==> wip/violet <==
==> flow/design.v <==
`timescale 1ns / 1ps
module booth(
    input clk,
    input load,
    input reset,
    input [31:0] M,  
    input [31:0] Q,  
    output reg [63:0] P,  
    output done           
    );
    reg signed [63:0] A;                
    reg signed [31:0] Q_temp;            
    reg signed [31:0] M_temp;            
    reg [4:0] Count;                       
    reg Q_minus_one;                     
    always @(posedge clk)
    begin
        if (reset == 1) 
        begin
            A = 64'b0;
            Q_minus_one = 0;
            P = 64'b0;
            Q_temp = 32'b0;
            M_temp = 32'b0;
            Count = 5'd16;
        end
        else if (load == 1)
        begin
            Q_temp = Q;
            M_temp = M;
            A = 64'b0;    
            Q_minus_one = 0;  
            Count = 5'd16;    
        end
        else if (Count > 5'd0)
        begin
            case ({Q_temp[1:0], Q_minus_one})
                3'b000, 3'b111:   
                    begin
                    end
                3'b001, 3'b010:   
                    begin
                        A = A + {{32{M_temp[31]}}, M_temp};
                    end
                3'b011:   
                    begin
                        A = A + ({{32{M_temp[31]}}, M_temp} << 1); 
                    end
                3'b100:   
                    begin
                        A = A - ({{32{M_temp[31]}}, M_temp} << 1); 
                    end
                3'b101, 3'b110:   
                    begin
                        A = A - {{32{M_temp[31]}}, M_temp}; 
                    end
            endcase
            Q_minus_one = Q_temp[1];
            Q_temp = {A[1:0], Q_temp[31:2]};   
            A = {A[63], A[63:2]};   
            Count = Count - 1'b1;
        end
        else
        begin
            Count = 5'b0;
        end
        P = {A[31:0], Q_temp};
    end
    assign done = (Count == 5'd0);
endmodule
==> flow/run.sh <==
#!/bin/bash
# the make line also repeats each setting of config.mk as NAME=value (left out here)
make -C /OpenROAD-flow-scripts/flow DESIGN_CONFIG=/design/flow/config.mk WORK_HOME=/design/flow/orfs CLKGATE_MAP_FILE= finish
==> flow/config.mk <==
export PLATFORM = sky130hd
export DESIGN_NAME = booth
export DESIGN_NICKNAME = booth
export VERILOG_FILES = /design/flow/design.v
export SDC_FILE = /design/flow/constraint.sdc
export NUM_CORES = 4
export LEC_CHECK = 0
export CAP_MARGIN = 20
export CORE_ASPECT_RATIO = 0.5
export CORE_MARGIN = 2
export CORE_UTILIZATION = 42
export CTS_CLUSTER_DIAMETER = 183
export CTS_CLUSTER_SIZE = 98
export SLEW_MARGIN = 20
==> flow/constraint.sdc <==
create_clock -name core_clock -period 10.0 [get_ports {clk}]
set_input_delay 2.0000 -clock core_clock [delete_from_list [all_inputs] [get_ports {clk}]]
set_output_delay 2.0000 -clock core_clock [all_outputs]
set_load 0.01 [all_outputs]
==> wip/tundra (differences from wip/violet) <==
- CORE_ASPECT_RATIO: 0.5 -> unset
- CORE_UTILIZATION: 42 -> 72
- CTS_CLUSTER_DIAMETER: 183 -> 199
- CTS_CLUSTER_SIZE: 98 -> 95
- TNS_END_PERCENT: unset -> 15
==> flow/constraint.sdc (replaced) <==
create_clock -name core_clock -period 5.23 [get_ports {clk}]
set_input_delay 1.0460 -clock core_clock [delete_from_list [all_inputs] [get_ports {clk}]]
set_output_delay 1.0460 -clock core_clock [all_outputs]
set_load 0.01 [all_outputs]
==> wip/ember (differences from wip/violet) <==
- ABC_AREA: unset -> 1
- CORE_ASPECT_RATIO: 0.5 -> unset
- CORE_UTILIZATION: 42 -> 61
- CTS_CLUSTER_DIAMETER: 183 -> unset
==> flow/constraint.sdc (replaced) <==
create_clock -name core_clock -period 4.39 [get_ports {clk}]
set_input_delay 0.8780 -clock core_clock [delete_from_list [all_inputs] [get_ports {clk}]]
set_output_delay 0.8780 -clock core_clock [all_outputs]
set_load 0.01 [all_outputs]
==> summary of the runs <==
wip/tundra reached the layout checks and failed them: negative setup slack. wip/violet finished clean. wip/ember went through all stages and came out clean.
The lowest power belongs to wip/violet, the highest to wip/ember.
Global-route usage: wip/violet is lower than wip/tundra (20 points).
Non-clock buffer count, lowest first: wip/violet, wip/ember, wip/tundra.
Design area: wip/tundra is smaller than wip/ember (about 18%).
In clock-buffer cell count, wip/violet and wip/tundra do not differ.

---

==> build 39 <==
Starts from the design.v that is shown in full above.
==> flow/config.mk <==
export PLATFORM = sky130hd
export DESIGN_NAME = booth
export DESIGN_NICKNAME = booth
export VERILOG_FILES = /design/flow/design.v
export SDC_FILE = /design/flow/constraint.sdc
export NUM_CORES = 4
export LEC_CHECK = 0
export CAP_MARGIN = 5
export CORE_MARGIN = 2
export CORE_UTILIZATION = 40
export CTS_CLUSTER_DIAMETER = 309
export CTS_CLUSTER_SIZE = 98
export MIN_ROUTING_LAYER = met1
export PLACE_DENSITY = 0.73
export SETUP_SLACK_MARGIN = 0.08
export SLEW_MARGIN = 20
export TNS_END_PERCENT = 30
==> flow/constraint.sdc <==
create_clock -name core_clock -period 7.9 [get_ports {clk}]
set_input_delay 1.5800 -clock core_clock [delete_from_list [all_inputs] [get_ports {clk}]]
set_output_delay 1.5800 -clock core_clock [all_outputs]
set_load 0.01 [all_outputs]
run.sh (not shown) runs the stock make flow with config.mk's settings and CLKGATE_MAP_FILE=.
==> trial 88: changes against build 39 <==
Settings changed: ABC_AREA set to 1, CORE_ASPECT_RATIO set to 0.5, CTS_CLUSTER_DIAMETER 309 to 249.
==> out/qor.yml <==
cp_max_fo: 61
grt_pass1_vias: 20800
outcome: "timing/DRC/antenna clean"
yosys-stat-cells: 3805
chipArea_sq_um: 50500
mi_logic_area_sq_um: 13300
dp.cells: 4482
met3_usage: 0.0581
cpPeakStageDelay_ps: 600
final_nets: 4049
cp_cell_sequence: "nand2_1, inv_2, nor2_4, buf_4, inv_2, nor2_4, inv_2, nand2_1, nand2_1, ha_1, nand2_1, nor2_1, inv_1, nor2_1, nand2_1, nor3_1, nand2_1, nand3b_1, nand2_1, nand3_1, nand3_1, nand2_1, inv_1"
# the run above: trial 88

==> out/qor.yml <==
outcome: "timing/DRC/antenna clean"
dp.cells: 2604
met3_usage: 0.0341
startpoint_type: "flop"
final_nets: 2309
yosys-stat-cells: 2141
power_density_nw_per_um2: 155
postRouteAntennaNets: 0
cp_cell_sequence: "or4_4, nor2b_2, and2_1, nand2_1, nor2_1, nand2_1, nor3_2, nand4b_2, ha_1, nand2_1, o21ai_0, ha_1, nand4_1, or3_1, nand2b_1, a21oi_1, o21ai_0, a31oi_1, a211oi_2, o21ai_1, nand4_1, mux2i_1, a211o_1"
path_class: "reg2reg"
switching_share: 0.407
postCtsSetupBuffers: 0
grt_pass1_vias: 15000
synth.area.top_cells: "dfxtp_1, ha_1, a21oi_1"
chipArea_sq_um: 39500
nFillCells: 3840
# the run above: build 39

Power figures rest on the tool's default switching activity, not on a simulated workload.
